[flow/run.sh]
#!/bin/bash
# the make line also repeats each setting of config.mk as NAME=value (left out here)
make -C /OpenROAD-flow-scripts/flow DESIGN_CONFIG=/design/flow/config.mk WORK_HOME=/design/flow/orfs CLKGATE_MAP_FILE= finish
[flow/config.mk]
export PLATFORM = sky130hd
export DESIGN_NAME = sdram_controller
export DESIGN_NICKNAME = sdram_controller
export VERILOG_FILES = /design/flow/design.v
export SDC_FILE = /design/flow/constraint.sdc
export NUM_CORES = 4
export LEC_CHECK = 0
export CAP_MARGIN = 20
export CORE_MARGIN = 2
export CORE_UTILIZATION = 68
export CTS_CLUSTER_DIAMETER = 41
export CTS_CLUSTER_SIZE = 37
export PLACE_DENSITY_LB_ADDON = 0.26
export SLEW_MARGIN = 20
[flow/constraint.sdc]
create_clock -name core_clock -period 2.43 [get_ports {clk}]
set_input_delay 0.4860 -clock core_clock [delete_from_list [all_inputs] [get_ports {clk}]]
set_output_delay 0.4860 -clock core_clock [all_outputs]
set_load 0.01 [all_outputs]
[flow/design.v]
module sdram_controller (
        input   clk,
        input   rst,
        output  sdram_cle,
        output  sdram_cs,
        output  sdram_cas,
        output  sdram_ras,
        output  sdram_we,
        output  sdram_dqm,
        output  [1:0]  sdram_ba,
        output  [12:0] sdram_a,
        input   [31:0] sdram_dqi,
        output  [31:0] sdram_dqo,
        input   [22:0] user_addr,    
        input   rw,                  
        input   [31:0] data_in,      
        output  [31:0] data_out,     
        output  busy,                
        input   in_valid,            
        output  out_valid            
    );
    localparam tCASL            = 13'd2;        
    localparam tPRE             = 13'd2;        
    localparam tACT             = 13'd2;        
    localparam tREF             = 13'd6;        
    localparam tRef_Counter     = 10'd750;     
    wire [22:0] addr;
    wire [12:0] Mapped_RA;
    wire [1:0]  Mapped_BA;
    wire [7:0]  Mapped_CA;
    reg        req_rw_q;
    reg [22:0] req_addr_q;
    reg [31:0] req_data_q;
    reg        start_q;
    wire        eff_rw   = start_q ? req_rw_q   : rw;
    wire [22:0] eff_addr = start_q ? req_addr_q : user_addr;
    wire [31:0] eff_data = start_q ? req_data_q : data_in;
    assign Mapped_RA = {eff_addr[22:10]};
    assign Mapped_BA = {eff_addr[9:8]};
    assign Mapped_CA = {eff_addr[7:0]};
    assign addr = {Mapped_RA, Mapped_BA, Mapped_CA};
    wire[22:0]next_input_addr;
    wire[22:0]next_addr;
    wire [12:0] next_Mapped_RA;
    wire [1:0]  next_Mapped_BA;
    wire [7:0]  next_Mapped_CA;
    assign next_input_addr = eff_addr + 8;  
    assign next_Mapped_RA = {next_input_addr[22:10]};
    assign next_Mapped_BA = {next_input_addr[9:8]};
    assign next_Mapped_CA = {next_input_addr[7:0]};
    assign next_addr = {next_Mapped_RA,next_Mapped_BA,next_Mapped_CA}; 
    reg [31:0] cache_d[0:1], cache_q[0:1];
    reg [22:0] cache_addr_d[0:1], cache_addr_q[0:1];
    reg [1:0]  cache_cnt_d[0:1], cache_cnt_q[0:1]; 
    reg [1:0]  cache_vld_d, cache_vld_q;
    localparam CMD_UNSELECTED    = 4'b1000;
    localparam CMD_NOP           = 4'b0111;
    localparam CMD_ACTIVE        = 4'b0011;
    localparam CMD_READ          = 4'b0101;
    localparam CMD_WRITE         = 4'b0100;
    localparam CMD_TERMINATE     = 4'b0110;
    localparam CMD_PRECHARGE     = 4'b0010;
    localparam CMD_REFRESH       = 4'b0001;
    localparam CMD_LOAD_MODE_REG = 4'b0000;
    localparam STATE_SIZE = 4;
    localparam INIT = 4'd0,
               WAIT = 4'd1,
               PRECHARGE_INIT = 4'd2,
               REFRESH_INIT_1 = 4'd3,
               REFRESH_INIT_2 = 4'd4,
               LOAD_MODE_REG = 4'd5,
               IDLE = 4'd6,
               REFRESH = 4'd7,
               ACTIVATE = 4'd8,
               READ = 4'd9,
               READ_RES = 4'd10,
               WRITE = 4'd11,
               PRECHARGE = 4'd12;
    reg cle_d, cle_q;
    reg dqm_q, dqm_d;
    reg [3:0] cmd_d, cmd_q;
    reg [1:0] ba_d, ba_q;
    reg [12:0] a_d, a_q;
    reg [31:0] dq_d, dq_q;
    reg [31:0] dqi_d, dqi_q;
    reg dq_en_d, dq_en_q;
    assign sdram_cle = cle_q;
    assign sdram_cs = cmd_q[3];
    assign sdram_ras = cmd_q[2];
    assign sdram_cas = cmd_q[1];
    assign sdram_we = cmd_q[0];
    assign sdram_dqm = dqm_q;
    assign sdram_ba = ba_q;
    assign sdram_a = a_q;
    assign sdram_dqo = dq_en_q ? dq_q : 32'h00000000;
    reg [STATE_SIZE-1:0] state_d, state_q;
    reg [STATE_SIZE-1:0] next_state_d, next_state_q;
    reg [22:0] addr_d, addr_q;
    reg [31:0] data_d, data_q;
    reg out_valid_d, out_valid_q;
    reg [15:0] delay_ctr_d, delay_ctr_q;
    reg [9:0] refresh_ctr_d, refresh_ctr_q;
    reg refresh_flag_d, refresh_flag_q;
    reg ready_d, ready_q;
    reg start_d;
    reg rw_op_d, rw_op_q;
    reg [3:0] row_open_d, row_open_q;
    reg [12:0] row_addr_d[3:0], row_addr_q[3:0];
    reg [2:0] precharge_bank_d, precharge_bank_q;
    integer i;
    assign data_out = data_q;
    assign busy = !ready_q;
    assign out_valid = out_valid_q;
    always @* begin
        dq_d = dq_q;
        dqi_d = sdram_dqi;
        dq_en_d = 1'b0;  
        cle_d = cle_q;
        cmd_d = CMD_NOP;  
        dqm_d = 1'b0;
        ba_d = 2'd0;
        a_d = 13'd0;
        state_d = state_q;
        next_state_d = next_state_q;
        delay_ctr_d = delay_ctr_q;
        addr_d = addr_q;
        data_d = data_q;
        out_valid_d = 1'b0;
        precharge_bank_d = precharge_bank_q;
        rw_op_d = rw_op_q;
        ready_d = ready_q;
        start_d = start_q;
        row_open_d = row_open_q;
        for (i = 0; i < 4; i = i + 1)
            row_addr_d[i] = row_addr_q[i];
        refresh_flag_d = refresh_flag_q;
        refresh_ctr_d = refresh_ctr_q + 1'b1;
        if (refresh_ctr_q > tRef_Counter) begin
            refresh_ctr_d = 10'd0;
            refresh_flag_d = 1'b1;
        end
        cache_d[0] = cache_q[0];
        cache_d[1] = cache_q[1];
        cache_addr_d[0] = cache_addr_q[0];
        cache_addr_d[1] = cache_addr_q[1];
        cache_cnt_d[0] = cache_cnt_q[0];
        cache_cnt_d[1] = cache_cnt_q[1];
        cache_vld_d = cache_vld_q;
        case(cache_cnt_q[0])
            0:begin
                cache_d[0] = sdram_dqi;
                cache_cnt_d[0] = 2'b11;
            end
            1:cache_cnt_d[0] = 2'b00;
            2:cache_cnt_d[0] = 2'b01;
        endcase
        case(cache_cnt_q[1])
            0:begin
                cache_d[1] = sdram_dqi;
                cache_cnt_d[1] = 2'b11;
            end
            1:cache_cnt_d[1] = 2'b00;
            2:cache_cnt_d[1] = 2'b01;
        endcase
        case (state_q)
            INIT: begin
                row_open_d = 4'b0;
                out_valid_d = 1'b0;
                a_d = {3'b000, 1'b0, 2'b00, 3'b010, 1'b0, 3'b010};  
                ba_d = 2'b0;
                cle_d = 1'b1;
                state_d = WAIT;
                delay_ctr_d = 16'd0;
                next_state_d = IDLE;
                refresh_flag_d = 1'b0;
                refresh_ctr_d = 10'b1;
                ready_d = 1'b0;
                dq_en_d = 1'b0;
            end
            WAIT: begin
                delay_ctr_d = delay_ctr_q - 1'b1;
                if (delay_ctr_q == 13'd0) begin
                    state_d = next_state_q;
                end
            end
            IDLE: begin
            	start_d = start_q;
                if (ready_q && in_valid) begin
                        start_d = 1'd1;
                end
                if (refresh_flag_q) begin  
                    ready_d = 1'b0;
                    state_d = PRECHARGE;
                    next_state_d = REFRESH;
                    precharge_bank_d = 3'b100;  
                    refresh_flag_d = 1'b0;  
                end 
                else if ((ready_q && in_valid) || start_q) begin  
                    start_d = 1'd0;
                    ready_d = 1'b0;  
                    rw_op_d = eff_rw;  
                    addr_d = addr;
                    if (eff_rw)  
                        data_d = eff_data;
                    if (row_open_q[addr[9:8]]) begin
                        if (row_addr_q[addr[9:8]] == addr[22:10]) begin  
                            if (eff_rw)
                                state_d = WRITE;
                            else begin
                                if (cache_vld_q[addr[2]] && cache_cnt_q[addr[2]] == 2'b11 && cache_addr_q[addr[2]] == addr[22:0]) begin  
                                    out_valid_d = 1'b1;
                                    data_d = cache_q[addr[2]];
                                    if(row_open_q[next_addr[9:8]] && row_addr_q[next_addr[9:8]] == next_addr[22:10]) begin
                                        cmd_d = CMD_READ;
                                        a_d = {2'b0, 1'b0, next_addr[7:0], 2'b0};
                                        ba_d = next_addr[9:8];
                                        cache_addr_d[next_addr[2]] = next_addr;
                                        cache_cnt_d[next_addr[2]] = 2;
                    cache_vld_d[next_addr[2]] = 1'b1;
                                    end
                                end
                                else begin                  
                                    state_d = READ;
                                end
                            end
                        end 
                        else begin  
                            state_d = PRECHARGE;  
                            precharge_bank_d = {1'b0, addr[9:8]};
                            next_state_d = ACTIVATE;  
                        end
                    end 
                    else begin  
                        state_d = ACTIVATE;  
                    end
                end
                else if (!ready_q) begin
                    ready_d = 1;
                end
            end
            REFRESH: begin
                cmd_d = CMD_REFRESH;
                state_d = WAIT;
                delay_ctr_d = tREF;
                next_state_d = IDLE;
            end
            ACTIVATE: begin
                cmd_d = CMD_ACTIVE;
                a_d = addr_q[22:10];
                ba_d = addr_q[9:8];
                delay_ctr_d = tACT;
                state_d = WAIT;
                if (rw_op_q)
                    next_state_d = WRITE;
                else
                    next_state_d = READ;
                row_open_d[addr_q[9:8]] = 1'b1;  
                row_addr_d[addr_q[9:8]] = addr_q[22:10];
            end
            READ: begin
                cmd_d = CMD_READ;
                a_d = {2'b0, 1'b0, addr_q[7:0], 2'b0};
                ba_d = addr_q[9:8];
                state_d = WAIT;
                delay_ctr_d = tCASL; 
                next_state_d = READ_RES;
            end
            READ_RES: begin
                data_d = dqi_q;  
                out_valid_d = 1'b1;
                state_d = IDLE;
                if (row_open_q[next_addr[9:8]] && row_addr_q[next_addr[9:8]] == next_addr[22:10]) begin
                    cmd_d = CMD_READ;
                    a_d = {2'b0, 1'b0, next_addr[7:0], 2'b0};  
                    ba_d = next_addr[9:8];
                    cache_addr_d[next_addr[2]] = next_addr;
                    cache_cnt_d[next_addr[2]] = 2;
                    cache_vld_d[next_addr[2]] = 1'b1;
            	end
            end
            WRITE: begin
                cmd_d = CMD_WRITE;
                dq_d = data_q;
                dq_en_d = 1'b1;  
                a_d = {2'b0, 1'b0, addr_q[7:0], 2'b00};
                ba_d = addr_q[9:8];
                for (i = 0; i < 2; i = i + 1) begin
                    if (cache_addr_q[i] == addr_q) begin
                        cache_d[i] = data_q;
                        cache_cnt_d[i] = 2'b11;
                    end
                end
                state_d = IDLE;
            end
            PRECHARGE: begin
                cmd_d = CMD_PRECHARGE;
                a_d[10] = precharge_bank_q[2];  
                ba_d = precharge_bank_q[1:0];
                state_d = WAIT;
                delay_ctr_d = tPRE;
                if (precharge_bank_q[2]) begin
                    row_open_d = 4'b0000;  
                end else begin
                    row_open_d[precharge_bank_q[1:0]] = 1'b0;  
                end
            end
            default: state_d = INIT;
        endcase
    end
    always @(posedge clk) begin
        if(rst) begin
            cle_q <= 1'b0;
            dq_en_q <= 1'b0;
            state_q <= INIT;
            ready_q <= 1'b0;
            start_q <= 1'b0;
            cache_q[0] <= 0;
            cache_addr_q[0] <= 0;
            cache_cnt_q[0] <= 2'b11;
            cache_q[1] <= 0;
            cache_addr_q[1] <= 0;
            cache_cnt_q[1] <= 2'b11;
            cache_vld_q <= 2'b00;
        end else begin
            cle_q <= cle_d;
            dq_en_q <= dq_en_d;
            state_q <= state_d;
            ready_q <= ready_d;
            start_q <= start_d;
            cache_q[0] <= cache_d[0];
            cache_addr_q[0] <= cache_addr_d[0];
            cache_cnt_q[0] <= cache_cnt_d[0];
            cache_q[1] <= cache_d[1];
            cache_addr_q[1] <= cache_addr_d[1];
            cache_cnt_q[1] <= cache_cnt_d[1];
            cache_vld_q <= cache_vld_d;
        end
        cmd_q <= cmd_d;
        dqm_q <= dqm_d;
        ba_q <= ba_d;
        a_q <= a_d;
        dq_q <= dq_d;
        dqi_q <= dqi_d;
        next_state_q <= next_state_d;
        refresh_flag_q <= refresh_flag_d;
        refresh_ctr_q <= refresh_ctr_d;
        data_q <= data_d;
        addr_q <= addr_d;
        out_valid_q <= out_valid_d;
        row_open_q <= row_open_d;
        for (i = 0; i < 4; i = i + 1)
            row_addr_q[i] <= row_addr_d[i];
        precharge_bank_q <= precharge_bank_d;
        rw_op_q <= rw_op_d;
        if (state_q == IDLE && ready_q && in_valid) begin
            req_rw_q <= rw;
            req_addr_q <= user_addr;
            req_data_q <= data_in;
        end
        delay_ctr_q <= delay_ctr_d;
    end
endmodule
==> results.txt, run 1 <==
run metrics: Placed Instances around 2,500, die height approximately 170 um, Die Area 30,000 sq um, yosys cell count roughly 1,800, Synth area leaders edfxtp_1 (34%), dfxtp_1 (19%), mux2i_1 (11%), yosys simple share 0.130, gr usage total 0.788, comb area leader multiplexers, Placer Congestion 1.01, sequential fraction of the synthesis area 0.534, clk buf depth 3, Multiplexer share 0.160, Synth Flop Type edfxtp_1, fp util 0.695, Log Error [ERROR GRT-0232] Routing congestion too high. Check the congestion heatmap in the GUI., dpl cell area roughly 23,000 sq um, IO Pins 178, xor-xnor portion of the synthesized cell area 0.0575, CTS Buf Count 44, Num Clock Sinks approximately 400, Synth Instances between 1,500 and 2,000, Yosys chip area approximately 20,000 sq um, most frequent cell after synthesis edfxtp_1, IO Port Bufs around 180, Stopped at 5_1_grt, Post-Place Setup Slack -2.05 ns, Synthesized registers 408, count of cell types in the netlist 75, Core Area 28,000 sq um, area share of the largest cell type after synthesis 0.344, Compound Share, Synth 0.0807, # rows slightly above 60, Die X about 170 um, Post-synth EDFFs 223, H-tree lvl count 2, cts-stage hold buffer count 0, synth warn 9, hpwl dp 41,400 um, Async SR Flop Fraction 0, status did not finish, leading cell types by count after synthesis edfxtp_1 (223), mux2i_1 (208), nor2_1 (207), dfxtp_1 (185), a21oi_1 (148), Congestion Overflow GR between 90 and 100, Root Driver clkbuf_16, Adder-Cell Fraction of Synth Area 0.00514, area leader, netlist edfxtp_1, post-synthesis area per instance ~11 sq um, Mapped Area roughly 20,000 sq um
## timing repair
item / in CTS
cloned: 11
gates resized: 112
pin swaps: 32
setup buffers: 24
hold endpoints to repair: 0
endpoints found under the setup margin: 193
## per-stage QoR
step | TNS, ns | power (mW)
after global placement | -169.11 | 10.4
after CTS | -125.29 | 17.7
after floorplan | -139.60 | 9.41
after detailed placement | -183.21 | 10.5
## metal layers
metal	GRT overflow	GRT usage
met5	0	0.236
met4	46	0.815
met3	3	0.642
met2	43	0.934
met1	1	0.798
==> run 2, diff against run 1 <==
- ABC_AREA: unset -> 1
- CORE_UTILIZATION: 68 -> 69
- CTS_CLUSTER_DIAMETER: 41 -> unset
- CTS_CLUSTER_SIZE: 37 -> 14
- GPL_TIMING_DRIVEN: unset -> 1
- HOLD_SLACK_MARGIN: unset -> 0.27
- MAX_ROUTING_LAYER: unset -> met5
- PLACE_DENSITY_LB_ADDON: 0.26 -> 0.27
- SETUP_SLACK_MARGIN: unset -> 0.66
- SLEW_MARGIN: 20 -> 25
- clock period: 2.43 -> 2.32 ns (I/O delays scaled with it)
==> run 2 against run 1 <==
Compared with the run above: the flow again stops in 5_1_grt; die size is 2.6% higher; synthesized cell count is 42% higher; area after synthesis up 4.1%.
==> results.txt, run 2 <==
run metrics: status did not finish (unchanged), Placed Instances 3,260 (was 2,483), area leader, netlist edfxtp_1 (unchanged), IO Pins 178 (unchanged), comb area leader simple AND/OR/NAND/NOR gates (was multiplexers), Mapped Area 20,300 sq um (was 19,500 sq um), gr usage total 0.813, # rows 62 (was 61), clk buf depth 3 (unchanged), Die X 175 um (was 173 um), synth warn 9 (unchanged), Synth Instances 2,527 (was 1,778), Num Clock Sinks 408 (unchanged), yosys cell count 2,527 (was 1,778), Placer Congestion 1.05 (was 1.01), Stopped at 5_1_grt (unchanged), Post-Place Setup Slack -1.53 ns (was -2.05 ns), hpwl dp 49,300 um (was 41,400 um), area share of the largest cell type after synthesis 0.330 (was 0.344), yosys simple share 0.264 (was 0.130), Adder-Cell Fraction of Synth Area 0.00494 (was 0.00514), dpl cell area 24,800 sq um (was 23,400 sq um), fp util 0.703 (was 0.695), Yosys chip area 20,300 sq um (was 19,500 sq um), Core Area 28,900 sq um (was 28,000 sq um), count of cell types in the netlist 55 (was 75), Compound Share, Synth 0.122 (was 0.0807), die height 175 um (was 173 um), Post-synth EDFFs 223 (unchanged), leading cell types by count after synthesis nand2_1 (726), nor2_1 (336), inv_1 (224), edfxtp_1 (223), dfxtp_1 (185) (was edfxtp_1 (223), mux2i_1 (208), nor2_1 (207), dfxtp_1 (185), a21oi_1 (148)), xor-xnor portion of the synthesized cell area 0.0216 (was 0.0575), Synth Flop Type edfxtp_1 (unchanged), Synth area leaders edfxtp_1 (33%), dfxtp_1 (18%), nand2_1 (13%) (was edfxtp_1 (34%), dfxtp_1 (19%), mux2i_1 (11%)), Root Driver clkbuf_16 (unchanged), post-synthesis area per instance 8.03 sq um (was 11.0 sq um), Synthesized registers 408 (unchanged), Die Area 30,800 sq um (was 30,000 sq um), Multiplexer share 0 (was 0.160), IO Port Bufs 175 (unchanged), most frequent cell after synthesis nand2_1 (was edfxtp_1), CTS Buf Count 41 (was 44), H-tree lvl count 2 (unchanged), sequential fraction of the synthesis area 0.513 (was 0.534), Congestion Overflow GR between 60 and 70, Async SR Flop Fraction 0 (unchanged), Log Error [ERROR GRT-0232] Routing congestion too high. Check the congestion heatmap in the GUI. (unchanged)
run 2: timing repair:
action | in CTS
pin swaps | 60
hold buffers | 0
resized | 202
setup buffers | 18
setup endpoints to repair | 496
cloned | 5
run 2: through the flow:
stage	util	hold slack (ns)
3_5_place_dp	0.859	0.467
4_1_cts	0.932	0.424
2_1_floorplan	-	0.437
3_3_place_gp	0.859	0.451
run 2: layer usage:
layer | track usage | overflow
met1 | 0.831 | 3
met2 | 0.945 | 26
met3 | 0.693 | 0
met4 | 0.792 | 36
met5 | 0.304 | 0
==> run 3, diff against run 2 <==
- ABC_AREA: 1 -> unset
- CORE_UTILIZATION: 69 -> 58
- CTS_CLUSTER_SIZE: 14 -> 37
- GPL_TIMING_DRIVEN: 1 -> unset
- HOLD_SLACK_MARGIN: 0.27 -> unset
- MAX_ROUTING_LAYER: met5 -> unset
- PLACE_DENSITY_LB_ADDON: 0.27 -> 0.26
- SETUP_SLACK_MARGIN: 0.66 -> unset
- SLEW_MARGIN: 25 -> 30
- clock period: 2.32 -> 2.37 ns (I/O delays scaled with it)
==> run 3 against run 2 <==
Compared with the run above: the layout now fails its checks (negative setup slack); synthesized cell count fell by 30%; area after synthesis fell by 4.0%; die size rose by 14%.
==> results.txt, run 3 <==
fresh numbers from the pnr run: crit path launch type flip-flop, cts-stage hold buffer count 0 (unchanged), die height 187 um (was 175 um), Req. time, crit path 2.81 ns, WL/cell between 20 and 25 um, Compound Share, Synth 0.0807 (was 0.122), worst r2r dst cache_addr_q[0][18]$_SDFFE_PP0P_, IO Port Bufs 175 (unchanged), yosys simple share 0.130 (was 0.264), Internal Power 12.9 mW, hpwl dp 38,600 um (was 49,300 um), # Max-Cap Violations 0, CP peak stage delay ~0.54 ns, worst path buffer plus inverter count 6, status failed layout checks (was did not finish), fp util 0.585 (was 0.703), Hold Startpoint user_addr[3], LEAKAGE roughly 9.8 nW, dpl cell area 23,700 sq um (was 24,800 sq um), Hold Path Depth 2, Nets about 2,300, Core Area 33,300 sq um (was 28,900 sq um), WP data arrival about 4.3 ns, CP Capture Type flip-flop, Insertion Delay late pin ~0.57 ns, Num Clock Sinks 408 (unchanged), Antenna Nets Post-Route 0, area share of the largest cell type after synthesis 0.344 (was 0.330), xor-xnor portion of the synthesized cell area 0.0575 (was 0.0216), Met3 Wirelength between 5000 and 6000 um, Post-synth EDFFs 223 (unchanged), Fin Hold WS approximately 0.27 ns, Clock group between 6 and 7 mW, comb area leader multiplexers (was simple AND/OR/NAND/NOR gates), clock network fraction of total power 0.382, Post-Place Setup Slack -2.14 ns (was -1.53 ns), fin area approximately 26,000 sq um, setup total negative slack -138.33 ns, number of fill cells in the layout around 2,100, synth warn 9 (unchanged), power in sequential cells just over 8 mW, wire length on met2 between 20,000 and 30,000 um, area leader, netlist edfxtp_1 (unchanged), Tool Warnings 32, first-pass GRT wire length a little under 90,000 um, fin worst setup slack -1.52 ns, # rows 67 (was 62), IO Pins 178 (unchanged), CP startpoint start_q$_SDFFE_PP0P_, CTS tree yes, R2R Setup Slk -1.52 ns, antenna violations before repair 0, CP cell instances buf_4 > buf_4 > nand4b_1 > a222oi_1 > buf_4 > nand2_1 > xnor2_1 > nor3_1 > or4b_4 > nor3_4 > buf_4 > buf_4 > nand4_4 > buf_12 > mux2i_2, Comb pwr share 0.157, Synth Instances 1,778 (was 2,527), clk buf depth 3 (unchanged), Mapped Area 19,500 sq um (was 20,300 sq um), leading cell types by count after synthesis edfxtp_1 (223), mux2i_1 (208), nor2_1 (207), dfxtp_1 (185), a21oi_1 (148) (was nand2_1 (726), nor2_1 (336), inv_1 (224), edfxtp_1 (223), dfxtp_1 (185)), via count roughly 16,000, Root Driver clkbuf_16 (unchanged), sequential fraction of the synthesis area 0.534 (was 0.513), DRC violation count after routing 0, worst slew pin tran around 0.71 ns, post-synthesis area per instance 11.0 sq um (was 8.03 sq um), Failing Checks negative setup slack, count of pins over their slew limit 0, Worst path top cell family by delay simple AND/OR/NAND/NOR gates, CTS Buf Count 43 (was 41), Congestion Overflow GR 0, switch share 0.262, clock transition at the registers of the reported paths 0.06 ns, RSZ-0062 raised after global routing yes, worst-path maximum fanout 23, Synthesized registers 408 (unchanged), Synth Flop Type edfxtp_1 (unchanged), Die Area 35,100 sq um (was 30,800 sq um), final wirelength approximately 57,000 um, Adder-Cell Fraction of Synth Area 0.00514 (was 0.00494), clk_skew between 0.02 and 0.03 ns, Finish-stage setup viols between 100 and 150, initial DRC count 1,536, Rel. slew slack 0.524, Die X 187 um (was 175 um), Period Utilization, post-route 1.64, Register-to-Register Path Depth 15, Placed Instances 2,570 (was 3,260), gr usage total 0.317, crit path to cache_addr_q[0][18]$_SDFFE_PP0P_, Highest Signal Layer met4, CP dominant cell by count buf_4, H-tree lvl count 2 (unchanged), critical path class flip-flop to flip-flop, min Tclk post-route 3.89 ns, Layout area overhead 31.4%, worst min path class input port to flip-flop, Total Power roughly 17 mW, yosys cell count 1,778 (was 2,527), final core utilization 0.769, post-DR vias/cell just under 6, Placer Congestion 0.938 (was 1.05), met1 WL between 20,000 and 25,000 um, Synth area leaders edfxtp_1 (34%), dfxtp_1 (19%), mux2i_1 (11%) (was edfxtp_1 (33%), dfxtp_1 (18%), nand2_1 (13%)), Max Clock Freq roughly 260 MHz, vias in the first global route about 16,000, most frequent cell after synthesis edfxtp_1 (was nand2_1), combinational cell power between 2 and 3 mW, Multiplexer share 0.160 (was 0), cell area power density slightly below 700 nW/um^2, CP max stage cell or4b_4, Async SR Flop Fraction 0 (unchanged), sw power between 4 and 5 mW, Worst Hold Path EP req_addr_q[3]$_DFFE_PP_, Fin. Hold Viols 0, CP Depth 15, peak supply drop approximately 0.57 mV, Reg power frac 0.461, count of cell types in the netlist 75 (was 55), R2R Path Start start_q$_SDFFE_PP0P_, first-pass detailed-route iteration total 5, largest net degree at the start of global routing 68, highest-power group sequential cells, Yosys chip area 19,500 sq um (was 20,300 sq um), final cell count without fillers roughly 2,700
## run 3: area by class of cell
| class | instances | area, sq um | share of cell area |
|---|---|---|---|
| Sequential cell | 408 | 10400 | 0.406 |
| Multi-Input combinational cell | 1226 | 8780 | 0.343 |
| Timing Repair Buffer | 460 | 4280 | 0.167 |
| Clock buffer | 63 | 1210 | 0.0473 |
| Tap cell | 448 | 561 | 0.0219 |
| Inverter | 48 | 184 | 0.00719 |
| Clock inverter | 17 | 169 | 0.00660 |
| Antenna cell | 2 | 5.00 | 0.000196 |
## run 3: what timing repair did
item                       in CTS  in global routing
resized                        32                 38
setup endpoints to repair     143                208
buffers inserted               15                  2
pin swaps                       7                  3
hold endpoints to repair        0                  0
gates cloned                    2                  1
## run 3: layer usage
| metal | up-vias | global-route usage |
|---|---|---|
| li1 | 7193 | - |
| met1 | 7660 | 0.430 |
| met2 | 805 | 0.514 |
| met3 | 144 | 0.0546 |
| met4 | 0 | 0.118 |
| met5 | - | 0 |
==> run 4, diff against run 3 <==
- CORE_UTILIZATION: 58 -> 40
- CTS_CLUSTER_SIZE: 37 -> unset
- PLACE_DENSITY_LB_ADDON: 0.26 -> unset
- SLEW_MARGIN: 30 -> 20
- clock period: 2.37 -> 4.22 ns (I/O delays scaled with it)
==> run 4 against run 3 <==
Compared with the run above: the run now finishes clean; core utilization down 26 points; sequential cell count stayed put; non-clock buffer count decreased by 147; clock skew shrank 0.010 ns; total power decreased by 43%; cell count up 0.94%; fmax shrank 3.0%; combinational power down 48%; register-to-register slack better by 1.7 ns; clock-buffer cell count rose by 7; sequential share of layout area increased by 2.0 points.
==> results.txt, run 4 <==
fresh numbers from the pnr run: sequential fraction of the synthesis area 0.534 (unchanged), most frequent cell after synthesis edfxtp_1 (unchanged), switch share 0.267 (was 0.262), worst path buffer plus inverter count 4 (was 6), WP data arrival 4.53 ns (was 4.32 ns), area share of the largest cell type after synthesis 0.344 (unchanged), clk_skew 0.0179 ns (was 0.0280 ns), Compound Share, Synth 0.0807 (unchanged), critical path class flip-flop to flip-flop (unchanged), IO Pins 178 (unchanged), Synth Flop Type edfxtp_1 (unchanged), Tool Warnings 30 (was 32), via count 14,700 (was 15,800), CP startpoint start_q$_SDFFE_PP0P_ (unchanged), cts-stage hold buffer count 0 (unchanged), worst r2r dst cache_addr_q[1][10]$_SDFFE_PP0P_ (was cache_addr_q[0][18]$_SDFFE_PP0P_), fin area 24,400 sq um (was 25,600 sq um), fp util 0.406 (was 0.585), synth warn 9 (unchanged), R2R Setup Slk 0.21 ns (was -1.52 ns), hpwl dp 39,400 um (was 38,600 um), Mapped Area 19,500 sq um (unchanged), final cell count without fillers 2,697 (was 2,672), Core Area 47,900 sq um (was 33,300 sq um), Clock group 3.97 mW (was 6.66 mW), sw power 2.64 mW (was 4.58 mW), CTS Buf Count 46 (was 43), Worst path top cell family by delay multiplexers (was simple AND/OR/NAND/NOR gates), final wirelength 57,800 um (was 56,600 um), Hold Path Depth 1 (was 2), Adder-Cell Fraction of Synth Area 0.00514 (unchanged), clock network fraction of total power 0.401 (was 0.382), cell area power density 406 nW/um^2 (was 682 nW/um^2), CP cell instances buf_12 > mux2i_1 > a211oi_2 > buf_4 > xnor2_4 > buf_12 > mux4_2 > xnor2_2 > o211ai_1 > nor4bb_4 > and4_4 > clkbuf_16 > mux2i_1 (was buf_4 > buf_4 > nand4b_1 > a222oi_1 > buf_4 > nand2_1 > xnor2_1 > nor3_1 > or4b_4 > nor3_4 > buf_4 > buf_4 > nand4_4 > buf_12 > mux2i_2), # Max-Cap Violations 0 (unchanged), combinational cell power 1.43 mW (was 2.75 mW), count of pins over their slew limit 0 (unchanged), clk buf depth 3 (unchanged), leading cell types by count after synthesis edfxtp_1 (223), mux2i_1 (208), nor2_1 (207), dfxtp_1 (185), a21oi_1 (148) (unchanged), Yosys chip area 19,500 sq um (unchanged), Reg power frac 0.455 (was 0.461), min Tclk post-route 4.01 ns (was 3.89 ns), Placed Instances 2,599 (was 2,570), Register-to-Register Path Depth 13 (was 15), power in sequential cells 4.51 mW (was 8.04 mW), IO Port Bufs 175 (unchanged), worst slew pin tran 0.973 ns (was 0.715 ns), CP Depth 13 (was 15), vias in the first global route 14,800 (was 15,800), Die Area 50,500 sq um (was 35,100 sq um), # rows 80 (was 67), comb area leader multiplexers (unchanged), Req. time, crit path 4.74 ns (was 2.81 ns), Finish-stage setup viols 0 (was 106), count of cell types in the netlist 75 (unchanged), Async SR Flop Fraction 0 (unchanged), CTS tree yes (unchanged), H-tree lvl count 2 (unchanged), worst-path maximum fanout 46 (was 23), status finished clean (was failed layout checks), dpl cell area 22,700 sq um (was 23,700 sq um), Fin. Hold Viols 0 (unchanged), Congestion Overflow GR 0 (unchanged), peak supply drop 0.282 mV (was 0.571 mV), largest net degree at the start of global routing 77 (was 68), initial DRC count 1,181 (was 1,536), fin worst setup slack 0.211 ns (was -1.52 ns), Synthesized registers 408 (unchanged), CP max stage cell mux4_2 (was or4b_4), Placer Congestion 0.903 (was 0.938), Nets 2,142 (was 2,286), Period Utilization, post-route 0.950 (was 1.64), xor-xnor portion of the synthesized cell area 0.0575 (unchanged), area leader, netlist edfxtp_1 (unchanged), Rel. slew slack 0.346 (was 0.524), first-pass detailed-route iteration total 7 (was 5), Multiplexer share 0.160 (unchanged), Synth Instances 1,778 (unchanged), R2R Path Start start_q$_SDFFE_PP0P_ (unchanged), antenna violations before repair 6 (was 0), Max Clock Freq 249 MHz (was 257 MHz), Synth area leaders edfxtp_1 (34%), dfxtp_1 (19%), mux2i_1 (11%) (unchanged), worst min path class flip-flop to flip-flop (was input port to flip-flop), Die X 225 um (was 187 um), clock transition at the registers of the reported paths 0.07 ns (was 0.06 ns), Hold Startpoint cache_vld_q[1]$_SDFFE_PP0P_ (was user_addr[3]), RSZ-0062 raised after global routing no (was yes), Post-Place Setup Slack -0.573 ns (was -2.14 ns), Root Driver clkbuf_16 (unchanged), LEAKAGE 8.95 nW (was 9.75 nW), DRC violation count after routing 0 (unchanged), Insertion Delay late pin 0.60 ns (was 0.57 ns), crit path to cache_addr_q[1][10]$_SDFFE_PP0P_ (was cache_addr_q[0][18]$_SDFFE_PP0P_), Post-synth EDFFs 223 (unchanged), Antenna Nets Post-Route 0 (unchanged), Layout area overhead 25.2% (was 31.4%), highest-power group sequential cells (unchanged), crit path launch type flip-flop (unchanged), post-DR vias/cell 5.46 (was 5.91), yosys cell count 1,778 (unchanged), die height 225 um (was 187 um), Internal Power 7.27 mW (was 12.9 mW), gr usage total 0.227 (was 0.317), Num Clock Sinks 408 (unchanged), first-pass GRT wire length 87,600 um (was 87,300 um), Comb pwr share 0.144 (was 0.157), WL/cell 21.4 um (was 21.2 um), CP peak stage delay 0.53 ns (was 0.54 ns), Worst Hold Path EP cache_vld_q[1]$_SDFFE_PP0P_ (was req_addr_q[3]$_DFFE_PP_), yosys simple share 0.130 (unchanged), CP Capture Type flip-flop (unchanged), post-synthesis area per instance 11.0 sq um (unchanged)
run 4: layout make-up:
class / count / area (sq um)
tap: 615 / 769
inverter: 48 / 180
clock inverter: 16 / 121
multi-input combinational: 1226 / 8590
clock buffer: 70 / 1370
timing repair buffer: 313 / 2940
sequential: 408 / 10400
fill: 4246 / 23600
antenna: 1 / 2.50
run 4: what timing repair did:
action | in CTS | in global routing
endpoints found under the setup margin | 1 | 97
gates cloned | 0 | 2
pin swaps | 1 | 6
setup buffers | 0 | 9
resized | 0 | 12
run 4: through the flow:
stage                     total power, mW  utilization  TNS [ns]  hold WS, ns
final                                9.91        0.508         0        0.485
after global routing                 10.3        0.508         0        0.502
after CTS                            9.95        0.505         0        0.487
after detailed placement             5.99        0.474    -45.84        0.472
after global placement               5.96        0.474    -40.89        0.452
after floorplan                      5.41            -    -0.507        0.426
run 4: per-layer routing:
metal | wire length [um] | up-vias | global-route usage
li1 | - | 6894 | -
met1 | 25800 | 7286 | 0.310
met2 | 26400 | 429 | 0.361
met3 | 3950 | 96 | 0.0500
met4 | 1500 | 8 | 0.0701
met5 | 53 | - | 0
==> run 5, diff against run 4 <==
- ABC_AREA: unset -> 1
- CORE_ASPECT_RATIO: unset -> 0.5
- CORE_UTILIZATION: 40 -> 72
- CTS_CLUSTER_DIAMETER: unset -> 280
- CTS_CLUSTER_SIZE: unset -> 97
- SETUP_SLACK_MARGIN: unset -> -0.13
- TNS_END_PERCENT: unset -> 10
- clock period: 4.22 -> 2.34 ns (I/O delays scaled with it)
==> run 5 against run 4 <==
Compared with the run above: die size fell by 41%; synthesized cell count is 42% higher; area after synthesis increased by 4.1%; the flow now stops in 5_1_grt.
==> results.txt, run 5 <==
run metrics: Die X 241 um (was 225 um), status did not finish (was finished clean), Core Area 27,700 sq um (was 47,900 sq um), Multiplexer share 0 (was 0.160), Stopped at 5_1_grt, Async SR Flop Fraction 0 (unchanged), count of cell types in the netlist 55 (was 75), yosys simple share 0.264 (was 0.130), # rows 43 (was 80), Synth Instances 2,527 (was 1,778), Synth Flop Type edfxtp_1 (unchanged), xor-xnor portion of the synthesized cell area 0.0216 (was 0.0575), Die Area 29,600 sq um (was 50,500 sq um), IO Pins 178 (unchanged), Synthesized registers 408 (unchanged), hpwl dp 47,400 um (was 39,400 um), yosys cell count 2,527 (was 1,778), fp util 0.732 (was 0.406), Post-synth EDFFs 223 (unchanged), IO Port Bufs 175 (unchanged), comb area leader simple AND/OR/NAND/NOR gates (was multiplexers), most frequent cell after synthesis nand2_1 (was edfxtp_1), Placer Congestion 1.07 (was 0.903), area leader, netlist edfxtp_1 (unchanged), post-synthesis area per instance 8.03 sq um (was 11.0 sq um), Root Driver clkbuf_16 (unchanged), CTS Buf Count 8 (was 46), Compound Share, Synth 0.122 (was 0.0807), dpl cell area 24,600 sq um (was 22,700 sq um), clk buf depth 3 (unchanged), H-tree lvl count 1 (was 2), Num Clock Sinks 408 (unchanged), Yosys chip area 20,300 sq um (was 19,500 sq um), Mapped Area 20,300 sq um (was 19,500 sq um), Synth area leaders edfxtp_1 (33%), dfxtp_1 (18%), nand2_1 (13%) (was edfxtp_1 (34%), dfxtp_1 (19%), mux2i_1 (11%)), Adder-Cell Fraction of Synth Area 0.00494 (was 0.00514), leading cell types by count after synthesis nand2_1 (726), nor2_1 (336), inv_1 (224), edfxtp_1 (223), dfxtp_1 (185) (was edfxtp_1 (223), mux2i_1 (208), nor2_1 (207), dfxtp_1 (185), a21oi_1 (148)), area share of the largest cell type after synthesis 0.330 (was 0.344), die height 123 um (was 225 um), sequential fraction of the synthesis area 0.513 (was 0.534), synth warn 9 (unchanged)
## run 5: through the flow
step                power [mW]  hold WS [ns]  instances  setup slack [ns]  TNS [ns]
floorplan                 9.71         0.437       2528            -0.664   -124.97
global placement          10.8         0.451       3282             -1.28   -119.52
detailed placement        11.0         0.460       3282             -1.40   -132.77
CTS                       13.7         0.315       3326            -0.888    -80.49
## run 5: repair_timing
action                                  4_1_cts
setup buffers                                27
resized                                     173
hold buffers                                  0
pin swaps                                    55
endpoints found under the setup margin      126
gates cloned                                  5
==> run 6, diff against run 5 <==
- CORE_ASPECT_RATIO: 0.5 -> unset
- CORE_UTILIZATION: 72 -> 18
- CTS_CLUSTER_DIAMETER: 280 -> unset
- CTS_CLUSTER_SIZE: 97 -> 14
- GPL_TIMING_DRIVEN: unset -> 1
- MAX_ROUTING_LAYER: unset -> met5
- PLACE_DENSITY_LB_ADDON: unset -> 0.27
- SETUP_SLACK_MARGIN: -0.13 -> unset
- SLEW_MARGIN: 20 -> 25
- TNS_END_PERCENT: 10 -> unset
- clock period: 2.34 -> 2.99 ns (I/O delays scaled with it)
==> run 6 against run 5 <==
Compared with the run above: the layout now fails its checks (negative setup slack); die size rose to 3.9 times the previous value; synthesized cell count did not move; area after synthesis did not move.
==> results.txt, run 6 <==
fresh numbers from the pnr run: status failed layout checks (was did not finish), Failing Checks negative setup slack, WL/cell about 18 um, Nets just over 3,000, fin worst setup slack -0.349 ns, Finish-stage setup viols between 90 and 100, Hold Path Depth 2, Mapped Area 20,300 sq um (unchanged), vias in the first global route 18,000, R2R Setup Slk -0.35 ns, yosys cell count 2,527 (unchanged), yosys simple share 0.264 (unchanged), worst slew pin tran between 0.9 and 1 ns, final wirelength 80,700 um, Synth Flop Type edfxtp_1 (unchanged), CP peak stage delay about 0.47 ns, worst min path class flip-flop to flip-flop, IO Port Bufs 175 (unchanged), DRC violation count after routing 0, antenna violations before repair 3, R2R Path Start start_q$_SDFFE_PP0P_, comb area leader simple AND/OR/NAND/NOR gates (unchanged), CP startpoint start_q$_SDFFE_PP0P_, most frequent cell after synthesis nand2_1 (unchanged), Synthesized registers 408 (unchanged), RSZ-0062 raised after global routing yes, clk buf depth 3 (unchanged), CTS tree yes, gr usage total 0.136, critical path class flip-flop to flip-flop, # rows 123 (was 43), combinational cell power around 2.2 mW, Placer Congestion 0.888 (was 1.07), Die X 340 um (was 241 um), Reg power frac 0.444, CTS Buf Count 50 (was 8), xor-xnor portion of the synthesized cell area 0.0216 (unchanged), die height 340 um (was 123 um), final core utilization 0.251, Synth area leaders edfxtp_1 (33%), dfxtp_1 (18%), nand2_1 (13%) (unchanged), Num Clock Sinks 408 (unchanged), Highest Signal Layer met5, met1 WL roughly 38,000 um, power in sequential cells between 6 and 7 mW, clock transition at the registers of the reported paths 0.07 ns, Die Area 115,000 sq um (was 29,600 sq um), Internal Power between 10 and 15 mW, WP data arrival roughly 3.8 ns, CP cell instances buf_8 > nand2_4 > nand2_4 > ha_4 > nand4_1 > nand2_2 > nand2_8 > inv_8 > buf_4 > nand3_1 > nand3_2 > nand2_1 > nand2_1 > nand2_1 > nor2_2 > nand2_2 > nor2_4 > buf_6 > nand3_4 > nor2_4 > inv_2 > o211ai_1, Ant. Diodes 0, wire length on met2 about 37,000 um, Post-Place Setup Slack -1.03 ns (was -1.40 ns), count of pins over their slew limit 0, Insertion Delay late pin roughly 0.62 ns, Async SR Flop Fraction 0 (unchanged), via count approximately 19,000, Hold Startpoint refresh_ctr_q[7]$_SDFF_PP0_, Fin. Hold Viols 0, Comb pwr share 0.148, Period Utilization, post-route 1.12, Tool Warnings 32, Yosys chip area 20,300 sq um (unchanged), Worst Hold Path EP refresh_ctr_q[7]$_SDFF_PP0_, initial DRC count 1,417, switch share 0.286, hpwl dp 56,500 um (was 47,400 um), synth warn 9 (unchanged), Root Driver clkbuf_16 (unchanged), sw power about 4.2 mW, sequential fraction of the synthesis area 0.513 (unchanged), Antenna Nets Post-Route 0, Congestion Overflow GR 0, Worst path top cell family by delay simple AND/OR/NAND/NOR gates, first-pass detailed-route iteration total 8, Met3 Wirelength ~3700 um, fin area 28,100 sq um, post-synthesis area per instance 8.03 sq um (unchanged), setup total negative slack -21.10 ns, Rel. slew slack 0.374, worst-path maximum fanout 7, largest net degree at the start of global routing 71, CP max stage cell dfxtp_4, worst r2r dst a_q[4]$_DFF_P_, fp util 0.181 (was 0.732), LEAKAGE around 11 nW, Adder-Cell Fraction of Synth Area 0.00494 (unchanged), min Tclk post-route ~3.3 ns, Core Area 112,000 sq um (was 27,700 sq um), Multiplexer share 0 (unchanged), peak supply drop 0.419 mV, CP Capture Type flip-flop, Synth Instances 2,527 (unchanged), crit path launch type flip-flop, cts-stage hold buffer count 0 (unchanged), crit path to a_q[4]$_DFF_P_, H-tree lvl count 2 (was 1), post-DR vias/cell between 4 and 5, clock network fraction of total power 0.408, Compound Share, Synth 0.122 (unchanged), highest-power group sequential cells, Fin Hold WS ~0.47 ns, Clock group just under 6 mW, first-pass GRT wire length 120,000 um, cell area power density 518 nW/um^2, Req. time, crit path approximately 3.5 ns, area share of the largest cell type after synthesis 0.330 (unchanged), dpl cell area 25,300 sq um (was 24,600 sq um), CP dominant cell by count nand2_1, Post-synth EDFFs 223 (unchanged), Layout area overhead 38.8%, CP Depth 22, IO Pins 178 (unchanged), # Max-Cap Violations 0, clk_skew 0.0349 ns, worst path buffer plus inverter count 5, leading cell types by count after synthesis nand2_1 (726), nor2_1 (336), inv_1 (224), edfxtp_1 (223), dfxtp_1 (185) (unchanged), count of cell types in the netlist 55 (unchanged), Register-to-Register Path Depth 22, area leader, netlist edfxtp_1 (unchanged), Max Clock Freq about 300 MHz
==> run 6: layout make-up <==
cell class / instances / area [sq um]
multi-input combinational: 1764 / 9030
fill: 12200 / 84000
timing repair buffer: 463 / 4360
clock buffer: 63 / 1320
tap: 1500 / 1880
clock inverter: 28 / 226
sequential: 408 / 10400
inverter: 240 / 933
==> run 6: what timing repair did <==
item,in CTS,in global routing
hold endpoints to repair,0,0
gates resized,126,117
pin swaps,44,74
setup endpoints to repair,105,106
gates cloned,5,2
setup buffers,31,21
==> run 6: stage by stage <==
step / instances / power, mW
after floorplan: 2528 / 7.60
after global placement: 4321 / 8.61
after CTS: 4446 / 14.7
final: 4466 / 14.6
after global routing: 4466 / 15.2
after detailed placement: 4321 / 8.61
==> run 6: metal layers <==
layer / vias up / track usage
met5: - / 0
met4: 6 / 0.0395
met3: 106 / 0.0196
met2: 453 / 0.222
met1: 8855 / 0.186
li1: 9161 / -
==> run 7, diff against run 6 <==
- CAP_MARGIN: 20 -> 35
- CORE_UTILIZATION: 18 -> 72
- CTS_CLUSTER_SIZE: 14 -> 49
- PLACE_DENSITY_LB_ADDON: 0.27 -> 0.0
- SETUP_SLACK_MARGIN: unset -> -0.06
- clock period: 2.99 -> 1.48 ns (I/O delays scaled with it)
==> run 7 against run 6 <==
Compared with the run above: the flow now stops in 4_1_cts; synthesized cell count stayed put; die size is 74% lower; area after synthesis stayed put.
==> results.txt, run 7 <==
run metrics: status did not finish (was failed layout checks), Stopped at 4_1_cts, Log Error [ERROR DPL-0038] Utilization greater than 100%, impossible to legalize, leading cell types by count after synthesis nand2_1 (726), nor2_1 (336), inv_1 (224), edfxtp_1 (223), dfxtp_1 (185) (unchanged), Placer Congestion 1.16 (was 0.888), area leader, netlist edfxtp_1 (unchanged), hpwl dp 54,700 um (was 56,500 um), fp util 0.730 (was 0.181), comb area leader simple AND/OR/NAND/NOR gates (unchanged), die height 172 um (was 340 um), yosys simple share 0.264 (unchanged), area share of the largest cell type after synthesis 0.330 (unchanged), Compound Share, Synth 0.122 (unchanged), Die Area 29,500 sq um (was 115,000 sq um), # rows 61 (was 123), Multiplexer share 0 (unchanged), Synth Instances 2,527 (unchanged), sequential fraction of the synthesis area 0.513 (unchanged), yosys cell count 2,527 (unchanged), IO Pins 178 (unchanged), Core Area 27,800 sq um (was 112,000 sq um), most frequent cell after synthesis nand2_1 (unchanged), Adder-Cell Fraction of Synth Area 0.00494 (unchanged), Mapped Area 20,300 sq um (unchanged), Synth Flop Type edfxtp_1 (unchanged), Async SR Flop Fraction 0 (unchanged), Die X 172 um (was 340 um), count of cell types in the netlist 55 (unchanged), Post-synth EDFFs 223 (unchanged), Synthesized registers 408 (unchanged), Yosys chip area 20,300 sq um (unchanged), synth warn 9 (unchanged), IO Port Bufs 175 (unchanged), Synth area leaders edfxtp_1 (33%), dfxtp_1 (18%), nand2_1 (13%) (unchanged), dpl cell area 25,600 sq um (was 25,300 sq um), post-synthesis area per instance 8.03 sq um (unchanged), xor-xnor portion of the synthesized cell area 0.0216 (unchanged), Post-Place Setup Slack -2.31 ns (was -1.03 ns)
[run 7: through the flow]
step,instances,power [mW]
after floorplan,2528,15.4
after detailed placement,3362,18.0
after global placement,3362,17.6
==> run 8, diff against run 7 <==
- CAP_MARGIN: 35 -> 5
- CORE_ASPECT_RATIO: unset -> 0.95
- CTS_CLUSTER_DIAMETER: unset -> 191
- CTS_CLUSTER_SIZE: 49 -> 71
- GPL_TIMING_DRIVEN: 1 -> unset
- HOLD_SLACK_MARGIN: unset -> 0.29
- MAX_ROUTING_LAYER: met5 -> unset
- PLACE_DENSITY_LB_ADDON: 0.0 -> 0.2
- SETUP_SLACK_MARGIN: -0.06 -> 0.22
- SLEW_MARGIN: 25 -> 20
- clock period: 1.48 -> 2.05 ns (I/O delays scaled with it)
==> run 8 against run 7 <==
Compared with the run above: the run again fails in 4_1_cts; synthesized cell count stayed put; die size hardly changed; area after synthesis stayed put.
==> results.txt, run 8 <==
run metrics: status did not finish (unchanged), Stopped at 4_1_cts (unchanged), Log Error [ERROR DPL-0033] detailed placement checks failed during check placement. (was [ERROR DPL-0038] Utilization greater than 100%, impossible to legalize), die height 168 um (was 172 um), Synth Flop Type edfxtp_1 (unchanged), Placer Congestion 1.15 (was 1.16), Async SR Flop Fraction 0 (unchanged), area leader, netlist edfxtp_1 (unchanged), Core Area 27,500 sq um (was 27,800 sq um), area share of the largest cell type after synthesis 0.330 (unchanged), # rows 59 (was 61), IO Port Bufs 175 (unchanged), Mapped Area 20,300 sq um (unchanged), Die Area 29,500 sq um (about the same), Post-Place Setup Slack -1.91 ns (was -2.31 ns), most frequent cell after synthesis nand2_1 (unchanged), Synthesized registers 408 (unchanged), post-synthesis area per instance 8.03 sq um (unchanged), count of cell types in the netlist 55 (unchanged), dpl cell area 25,300 sq um (was 25,600 sq um), Die X 176 um (was 172 um), hpwl dp 55,600 um (was 54,700 um), IO Pins 178 (unchanged), sequential fraction of the synthesis area 0.513 (unchanged), Post-synth EDFFs 223 (unchanged), Synth area leaders edfxtp_1 (33%), dfxtp_1 (18%), nand2_1 (13%) (unchanged), comb area leader simple AND/OR/NAND/NOR gates (unchanged), fp util 0.736 (was 0.730), yosys simple share 0.264 (unchanged), synth warn 9 (unchanged), leading cell types by count after synthesis nand2_1 (726), nor2_1 (336), inv_1 (224), edfxtp_1 (223), dfxtp_1 (185) (unchanged), xor-xnor portion of the synthesized cell area 0.0216 (unchanged), Adder-Cell Fraction of Synth Area 0.00494 (unchanged), Compound Share, Synth 0.122 (unchanged), Yosys chip area 20,300 sq um (unchanged), yosys cell count 2,527 (unchanged), Synth Instances 2,527 (unchanged), Multiplexer share 0 (unchanged)
run 8: stage by stage:
stage	setup TNS, ns	hold slack (ns)	power, mW	std cells
after floorplan	-59.00	0.437	11.2	2528
after global placement	-162.09	0.447	12.5	3307
after detailed placement	-187.54	0.465	12.8	3307
==> run 9, diff against run 8 <==
- CAP_MARGIN: 5 -> 20
- CORE_ASPECT_RATIO: 0.95 -> 1.92
- CTS_CLUSTER_DIAMETER: 191 -> 280
- CTS_CLUSTER_SIZE: 71 -> 97
- HOLD_SLACK_MARGIN: 0.29 -> unset
- PLACE_DENSITY_LB_ADDON: 0.2 -> unset
- SETUP_SLACK_MARGIN: 0.22 -> -0.22
- TNS_END_PERCENT: unset -> 10
- clock period: 2.05 -> 2.39 ns (I/O delays scaled with it)
==> run 9 against run 8 <==
Compared with the run above: the flow stops in 5_1_grt; synthesized cell count did not move; area after synthesis unchanged; die size rose by 0.24%.
==> results.txt, run 9 <==
run metrics: fp util 0.728 (was 0.736), Mapped Area 20,300 sq um (unchanged), Async SR Flop Fraction 0 (unchanged), Multiplexer share 0 (unchanged), Num Clock Sinks around 410, comb area leader simple AND/OR/NAND/NOR gates (unchanged), area share of the largest cell type after synthesis 0.330 (unchanged), status did not finish (unchanged), post-synthesis area per instance 8.03 sq um (unchanged), most frequent cell after synthesis nand2_1 (unchanged), Yosys chip area 20,300 sq um (unchanged), count of cell types in the netlist 55 (unchanged), IO Port Bufs 175 (unchanged), CTS Buf Count 8, Compound Share, Synth 0.122 (unchanged), area leader, netlist edfxtp_1 (unchanged), hpwl dp 52,600 um (was 55,600 um), Stopped at 5_1_grt (was 4_1_cts), sequential fraction of the synthesis area 0.513 (unchanged), Placer Congestion 1.21 (was 1.15), Synth Instances 2,527 (unchanged), xor-xnor portion of the synthesized cell area 0.0216 (unchanged), Core Area 27,900 sq um (was 27,500 sq um), Die X 125 um (was 176 um), Root Driver clkbuf_16, Synth area leaders edfxtp_1 (33%), dfxtp_1 (18%), nand2_1 (13%) (unchanged), Congestion Overflow GR about 360, Adder-Cell Fraction of Synth Area 0.00494 (unchanged), die height 237 um (was 168 um), Synth Flop Type edfxtp_1 (unchanged), yosys simple share 0.264 (unchanged), leading cell types by count after synthesis nand2_1 (726), nor2_1 (336), inv_1 (224), edfxtp_1 (223), dfxtp_1 (185) (unchanged), gr usage total 0.798, Die Area 29,600 sq um (was 29,500 sq um), H-tree lvl count 1, Synthesized registers 408 (unchanged), IO Pins 178 (unchanged), Log Error [ERROR GRT-0232] Routing congestion too high. Check the congestion heatmap in the GUI. (was [ERROR DPL-0033] detailed placement checks failed during check placement.), Post-synth EDFFs 223 (unchanged), # rows 85 (was 59), synth warn 9 (unchanged), yosys cell count 2,527 (unchanged), clk buf depth 3
-- run 9: layer usage --
metal,overflow,GRT usage
met3,21,0.640
met2,205,0.973
met4,117,0.790
met1,9,0.778
met5,3,0.459
-- run 9: through the flow --
stage | TNS [ns] | cell area (sq um) | std cells | hold slack, ns | worst slack (ns)
after floorplan | -110.40 | 20300 | 2528 | 0.437 | -0.614
after CTS | -78.37 | 25600 | 3303 | 0.320 | -0.907
after detailed placement | -137.30 | 24400 | 3243 | 0.473 | -1.58
after global placement | -121.24 | 24400 | 3243 | 0.451 | -1.54
-- run 9: what timing repair did --
item,4_1_cts
resized,138
setup endpoints to repair,107
cloned,2
hold buffers,0
pin swaps,42
setup buffers,46
==> run 10, diff against run 9 <==
- ABC_AREA: 1 -> unset
- CELL_PAD_IN_SITES_GLOBAL_PLACEMENT: unset -> 3
- CORE_ASPECT_RATIO: 1.92 -> unset
- CORE_UTILIZATION: 72 -> 40
- CTS_CLUSTER_DIAMETER: 280 -> 191
- CTS_CLUSTER_SIZE: 97 -> unset
- GPL_ROUTABILITY_DRIVEN: unset -> 1
- GPL_TIMING_DRIVEN: unset -> 0
- HOLD_SLACK_MARGIN: unset -> 0.11
- MAX_ROUTING_LAYER: unset -> met5
- PLACE_DENSITY: unset -> 0.89
- SETUP_SLACK_MARGIN: -0.22 -> 0.45
- TNS_END_PERCENT: 10 -> unset
- clock period: 2.39 -> 4.2 ns (I/O delays scaled with it)
==> run 10 against run 9 <==
Compared with the run above: the layout now fails its checks (negative setup slack); synthesized cell count decreased by 30%; die size grew 71%; area after synthesis is 4.0% lower.
==> results.txt, run 10 <==
fresh numbers from the pnr run: vias in the first global route ~15,000, min Tclk post-route between 4 and 5 ns, Fin Hold WS about 0.46 ns, dpl cell area 22,300 sq um (was 24,400 sq um), # rows 80 (was 85), Max Clock Freq about 210 MHz, worst path buffer plus inverter count 10, Synth area leaders edfxtp_1 (34%), dfxtp_1 (19%), mux2i_1 (11%) (was edfxtp_1 (33%), dfxtp_1 (18%), nand2_1 (13%)), clk_skew about 0.017 ns, peak supply drop approximately 0.26 mV, number of fill cells in the layout approximately 4,300, largest net degree at the start of global routing 23, crit path to cache_addr_q[0][11]$_SDFFE_PP0P_, Register-to-Register Path Depth 21, crit path launch type flip-flop, IO Pins 178 (unchanged), count of pins over their slew limit 0, Post-synth EDFFs 223 (unchanged), Adder-Cell Fraction of Synth Area 0.00514 (was 0.00494), critical path class flip-flop to flip-flop, RSZ-0062 raised after global routing yes, yosys cell count 1,778 (was 2,527), Congestion Overflow GR 0, Multiplexer share 0.160 (was 0), Placer Congestion 0.839 (was 1.21), Rel. slew slack 0.123, first-pass detailed-route iteration total 5, first-pass GRT wire length 92,600 um, CP cell instances buf_12 > buf_12 > buf_12 > buf_12 > buf_12 > mux2i_2 > inv_2 > ha_4 > nand4_1 > a211oi_4 > xnor2_4 > buf_6 > mux4_2 > xor2_1 > or4b_4 > nor3_4 > buf_6 > nand4_4 > buf_12 > buf_16 > mux2i_1, Core Area 47,900 sq um (was 27,900 sq um), R2R Path Start start_q$_SDFFE_PP0P_, Period Utilization, post-route 1.12, Synth Flop Type edfxtp_1 (unchanged), Root Driver clkbuf_16 (unchanged), sequential fraction of the synthesis area 0.534 (was 0.513), fin area between 20,000 and 30,000 sq um, Insertion Delay late pin 0.58 ns, Yosys chip area 19,500 sq um (was 20,300 sq um), status failed layout checks (was did not finish), Die Area 50,500 sq um (was 29,600 sq um), power in sequential cells between 4 and 5 mW, Layout area overhead 31.8%, fin worst setup slack -0.496 ns, CP dominant cell by count buf_12, post-synthesis area per instance 11.0 sq um (was 8.03 sq um), final wirelength 62,800 um, most frequent cell after synthesis edfxtp_1 (was nand2_1), Hold Startpoint cache_vld_q[0]$_SDFFE_PP0P_, synth warn 9 (unchanged), DRC violation count after routing 0, H-tree lvl count 2 (was 1), LEAKAGE around 9.3 nW, CTS tree yes, CP max stage cell mux4_2, CTS Buf Count 47 (was 8), Nets 2,192, highest-power group sequential cells, combinational cell power about 1.5 mW, switch share 0.263, WP data arrival ~5.2 ns, logic area 9200 sq um, Num Clock Sinks 408 (unchanged), # Max-Cap Violations 0, CP peak stage delay 0.55 ns, area leader, netlist edfxtp_1 (unchanged), CP startpoint start_q$_SDFFE_PP0P_, Mapped Area 19,500 sq um (was 20,300 sq um), cell area power density 395 nW/um^2, Clock group about 4 mW, Antenna Nets Post-Route 0, clock network fraction of total power 0.401, Fin. Hold Viols 0, worst slew pin tran approximately 1.3 ns, yosys simple share 0.130 (was 0.264), Comb pwr share 0.151, gr usage total 0.245, count of cell types in the netlist 75 (was 55), Synth Instances 1,778 (was 2,527), Failing Checks negative setup slack, worst min path class flip-flop to flip-flop, CP Depth 21, Die X 225 um (was 125 um), xor-xnor portion of the synthesized cell area 0.0575 (was 0.0216), area share of the largest cell type after synthesis 0.344 (was 0.330), Synthesized registers 408 (unchanged), Internal Power approximately 7.5 mW, Async SR Flop Fraction 0 (unchanged), hpwl dp 44,100 um (was 52,600 um), Req. time, crit path ~4.7 ns, Worst Hold Path EP cache_vld_q[0]$_SDFFE_PP0P_, post-DR vias/cell between 5 and 6, Reg power frac 0.447, clk buf depth 3 (unchanged), Finish-stage setup viols ~58, CP Capture Type flip-flop, clock transition at the registers of the reported paths about 0.06 ns, initial DRC count ~960, Tool Warnings 32, fp util 0.406 (was 0.728), IO Port Bufs 175 (unchanged), antenna violations before repair 1, sw power ~2.7 mW, Hold Path Depth 2, Compound Share, Synth 0.0807 (was 0.122), worst-path maximum fanout 5, via count around 15,000, WL/cell 22.9 um, R2R Setup Slk -0.50 ns, Register Area about 10,000 sq um, leading cell types by count after synthesis edfxtp_1 (223), mux2i_1 (208), nor2_1 (207), dfxtp_1 (185), a21oi_1 (148) (was nand2_1 (726), nor2_1 (336), inv_1 (224), edfxtp_1 (223), dfxtp_1 (185)), worst r2r dst cache_addr_q[0][11]$_SDFFE_PP0P_, comb area leader multiplexers (was simple AND/OR/NAND/NOR gates), die height 225 um (was 237 um), Worst path top cell family by delay buffers and inverters
run 10: area by class of cell:
cell class,instances,area share
clock buffers,76,0.0553
multi-input cells,1226,0.358
well taps,615,0.0300
inverters,48,0.00721
diodes,1,0.0000975
repair buffers,266,0.112
plain buffers,96,0.0275
clock inverters,11,0.00400
flip-flops and latches,408,0.405
run 10: per-stage QoR:
step	power (mW)	setup slack, ns	utilization	instances	TNS, ns
global route	10.5	-0.662	0.535	2746	-33.01
finish	10.1	-0.496	0.535	2747	-21.02
CTS	10.2	-0.440	0.520	2713	-18.52
floorplan	5.44	-0.0437	-	1779	-0.873
detailed placement	6.01	-1.45	0.466	2580	-130.71
global placement	5.97	-2.31	0.460	2569	-346.13
run 10: per-layer routing:
layer	share of wire	track usage
met5	0.00018	0
met1	0.45	0.336
met4	0.024	0.0699
met3	0.057	0.0456
met2	0.46	0.397
run 10: timing repair:
action,in CTS,in global routing
resized,137,118
pin swaps,20,86
gates cloned,4,3
hold buffers,0,0
endpoints found under the setup margin,167,145
buffers inserted,43,30
==> run 11, diff against run 10 <==
- ABC_AREA: unset -> 1
- CAP_MARGIN: 20 -> 35
- CELL_PAD_IN_SITES_DETAIL_PLACEMENT: unset -> 0
- CELL_PAD_IN_SITES_GLOBAL_PLACEMENT: 3 -> unset
- CORE_MARGIN: 2 -> 4
- CTS_CLUSTER_DIAMETER: 191 -> 347
- CTS_CLUSTER_SIZE: unset -> 20
- GPL_ROUTABILITY_DRIVEN: 1 -> unset
- GPL_TIMING_DRIVEN: 0 -> unset
- HOLD_SLACK_MARGIN: 0.11 -> unset
- MAX_ROUTING_LAYER: met5 -> met4
- PLACE_DENSITY: 0.89 -> unset
- SETUP_SLACK_MARGIN: 0.45 -> 0.74
- SLEW_MARGIN: 20 -> 25
==> run 11 against run 10 <==
Compared with the run above: now clean on timing, DRC and antenna; combinational power shrank 9%; critical path type unchanged; largest power group unchanged; non-clock buffer count down 17; sequential power increased by 0.9%; critical path depth rose by 3; setup slack better by 1.3 ns; cell count increased by 27%.
==> results.txt, run 11 <==
fresh numbers from the pnr run: Num Clock Sinks 408 (unchanged), sequential fraction of the synthesis area 0.513 (was 0.534), Synthesized registers 408 (unchanged), worst-path maximum fanout 10 (was 5), die height 233 um (was 225 um), crit path to cache_addr_q[0][20]$_SDFFE_PP0P_ (was cache_addr_q[0][11]$_SDFFE_PP0P_), Die Area 54,400 sq um (was 50,500 sq um), Fin Hold WS 0.463 ns (about the same), CP max stage cell dfxtp_4 (was mux4_2), final cell count without fillers 3,477 (was 2,747), final wirelength 72,000 um (was 62,800 um), WL/cell 20.7 um (was 22.9 um), R2R Path Start start_q$_SDFFE_PP0P_ (unchanged), peak supply drop 0.352 mV (was 0.258 mV), met2 Usage GRT 0.377 (was 0.397), Placer Congestion 0.982 (was 0.839), Placed Instances 3,397 (was 2,580), Congestion Overflow GR 0 (unchanged), Core Area 50,200 sq um (was 47,900 sq um), status finished clean (was failed layout checks), Finish-stage setup viols 0 (was 58), Adder-Cell Fraction of Synth Area 0.00494 (was 0.00514), worst path buffer plus inverter count 5 (was 10), Internal Power 6.06 mW (was 7.47 mW), Compound Share, Synth 0.122 (was 0.0807), worst slew pin tran 0.914 ns (was 1.31 ns), area leader, netlist edfxtp_1 (unchanged), LEAKAGE 10.2 nW (was 9.32 nW), via count 18,600 (was 14,900), sw power 2.41 mW (was 2.67 mW), # rows 82 (was 80), Synth area leaders edfxtp_1 (33%), dfxtp_1 (18%), nand2_1 (13%) (was edfxtp_1 (34%), dfxtp_1 (19%), mux2i_1 (11%)), cell area power density 340 nW/um^2 (was 395 nW/um^2), IO Pins 178 (unchanged), CTS tree yes (unchanged), vias in the first global route 17,300 (was 14,900), grt met3 use 0.0405 (was 0.0456), dpl cell area 23,500 sq um (was 22,300 sq um), crit path launch type flip-flop (unchanged), Hold Path Depth 1 (was 2), Comb pwr share 0.165 (was 0.151), met1 Use GR 0.379 (was 0.336), combinational cell power 1.40 mW (was 1.54 mW), GR peak layer met1 (was met2), Die X 233 um (was 225 um), Async SR Flop Fraction 0 (unchanged), Post-Place Setup Slack -0.0198 ns (was -1.45 ns), largest net degree at the start of global routing 69 (was 23), Layout area overhead 22.8% (was 31.8%), Worst path top cell family by delay simple AND/OR/NAND/NOR gates (was buffers and inverters), antenna violations before repair 5 (was 1), area share of the largest cell type after synthesis 0.330 (was 0.344), # Max-Cap Violations 0 (unchanged), CP peak stage delay 0.48 ns (was 0.55 ns), Register-to-Register Path Depth 24 (was 21), clk buf depth 3 (unchanged), synth warn 9 (unchanged), gr usage total 0.260 (was 0.245), Post-synth EDFFs 223 (unchanged), Max Clock Freq 297 MHz (was 213 MHz), first-pass detailed-route iteration total 5 (unchanged), Multiplexer share 0 (was 0.160), CP Depth 24 (was 21), yosys simple share 0.264 (was 0.130), H-tree lvl count 1 (was 2), Mapped Area 20,300 sq um (was 19,500 sq um), CP cell instances buf_8 > nand2_1 > nand2_2 > ha_4 > nand2_2 > nor2_4 > nand2_2 > nand2_4 > buf_6 > buf_4 > o21ai_0 > nand3_1 > nand2_1 > nand2_1 > nand2_1 > nor2_1 > nand2_1 > nor2_4 > nand3_2 > nor2_4 > buf_12 > clkbuf_16 > o21ai_0 > nor2_1 (was buf_12 > buf_12 > buf_12 > buf_12 > buf_12 > mux2i_2 > inv_2 > ha_4 > nand4_1 > a211oi_4 > xnor2_4 > buf_6 > mux4_2 > xor2_1 > or4b_4 > nor3_4 > buf_6 > nand4_4 > buf_12 > buf_16 > mux2i_1), most frequent cell after synthesis nand2_1 (was edfxtp_1), count of pins over their slew limit 0 (unchanged), CP dominant cell by count nand2_1 (was buf_12), fin worst setup slack 0.836 ns (was -0.496 ns), yosys cell count 2,527 (was 1,778), post-DR vias/cell 5.36 (was 5.44), comb area leader simple AND/OR/NAND/NOR gates (was multiplexers), Insertion Delay late pin 0.59 ns (was 0.58 ns), critical path class flip-flop to flip-flop (unchanged), clock transition at the registers of the reported paths 0.10 ns (was 0.06 ns), Clock group 2.49 mW (was 4.07 mW), CP startpoint start_q$_SDFFE_PP0P_ (unchanged), initial DRC count 2,026 (was 956), clock network fraction of total power 0.294 (was 0.401), WP data arrival 3.88 ns (was 5.15 ns), fp util 0.404 (was 0.406), Req. time, crit path 4.72 ns (was 4.66 ns), R2R Setup Slk 0.84 ns (was -0.50 ns), DRC violation count after routing 0 (unchanged), highest-power group sequential cells (unchanged), leading cell types by count after synthesis nand2_1 (726), nor2_1 (336), inv_1 (224), edfxtp_1 (223), dfxtp_1 (185) (was edfxtp_1 (223), mux2i_1 (208), nor2_1 (207), dfxtp_1 (185), a21oi_1 (148)), CTS Buf Count 24 (was 47), RSZ-0062 raised after global routing yes (unchanged), Tool Warnings 32 (unchanged), Fin. Hold Viols 0 (unchanged), clk_skew 0.0354 ns (was 0.0174 ns), Yosys chip area 20,300 sq um (was 19,500 sq um), Antenna Nets Post-Route 0 (unchanged), count of cell types in the netlist 55 (was 75), Root Driver clkbuf_16 (unchanged), worst r2r dst cache_addr_q[0][20]$_SDFFE_PP0P_ (was cache_addr_q[0][11]$_SDFFE_PP0P_), Rel. slew slack 0.389 (was 0.123), Reg power frac 0.541 (was 0.447), Synth Instances 2,527 (was 1,778)
run 11: per-stage QoR:
| stage | TNS [ns] | utilization | power (mW) |
|---|---|---|---|
| after CTS | 0 | 0.483 | 8.46 |
| after global routing | 0 | 0.496 | 8.83 |
| after global placement | 0 | 0.467 | 5.96 |
| final | 0 | 0.496 | 8.47 |
| after floorplan | 0 | - | 5.41 |
| after detailed placement | -0.0331 | 0.467 | 5.99 |
run 11: layout make-up:
class / instances / area [sq um]
fillers: 4811 / 25300
flip-flops and latches: 408 / 10400
multi-input cells: 1765 / 8780
repair buffers: 345 / 3260
inverters: 240 / 923
well taps: 672 / 841
clock buffers: 39 / 657
clock inverters: 2 / 32.5
diodes: 6 / 15.0
run 11: layer usage:
layer | wire length (um) | vias to the layer above
met4 | 2140 | 0
met2 | 31600 | 726
li1 | - | 8840
met3 | 4980 | 114
met5 | 0 | -
met1 | 33300 | 8940
run 11: what timing repair did:
action,CTS,global route
buffers inserted,3,25
setup endpoints to repair,83,102
gates cloned,0,5
pin swaps,7,44
gates resized,14,109
hold buffers,0,0
Power is estimated from default activity; no workload was simulated.
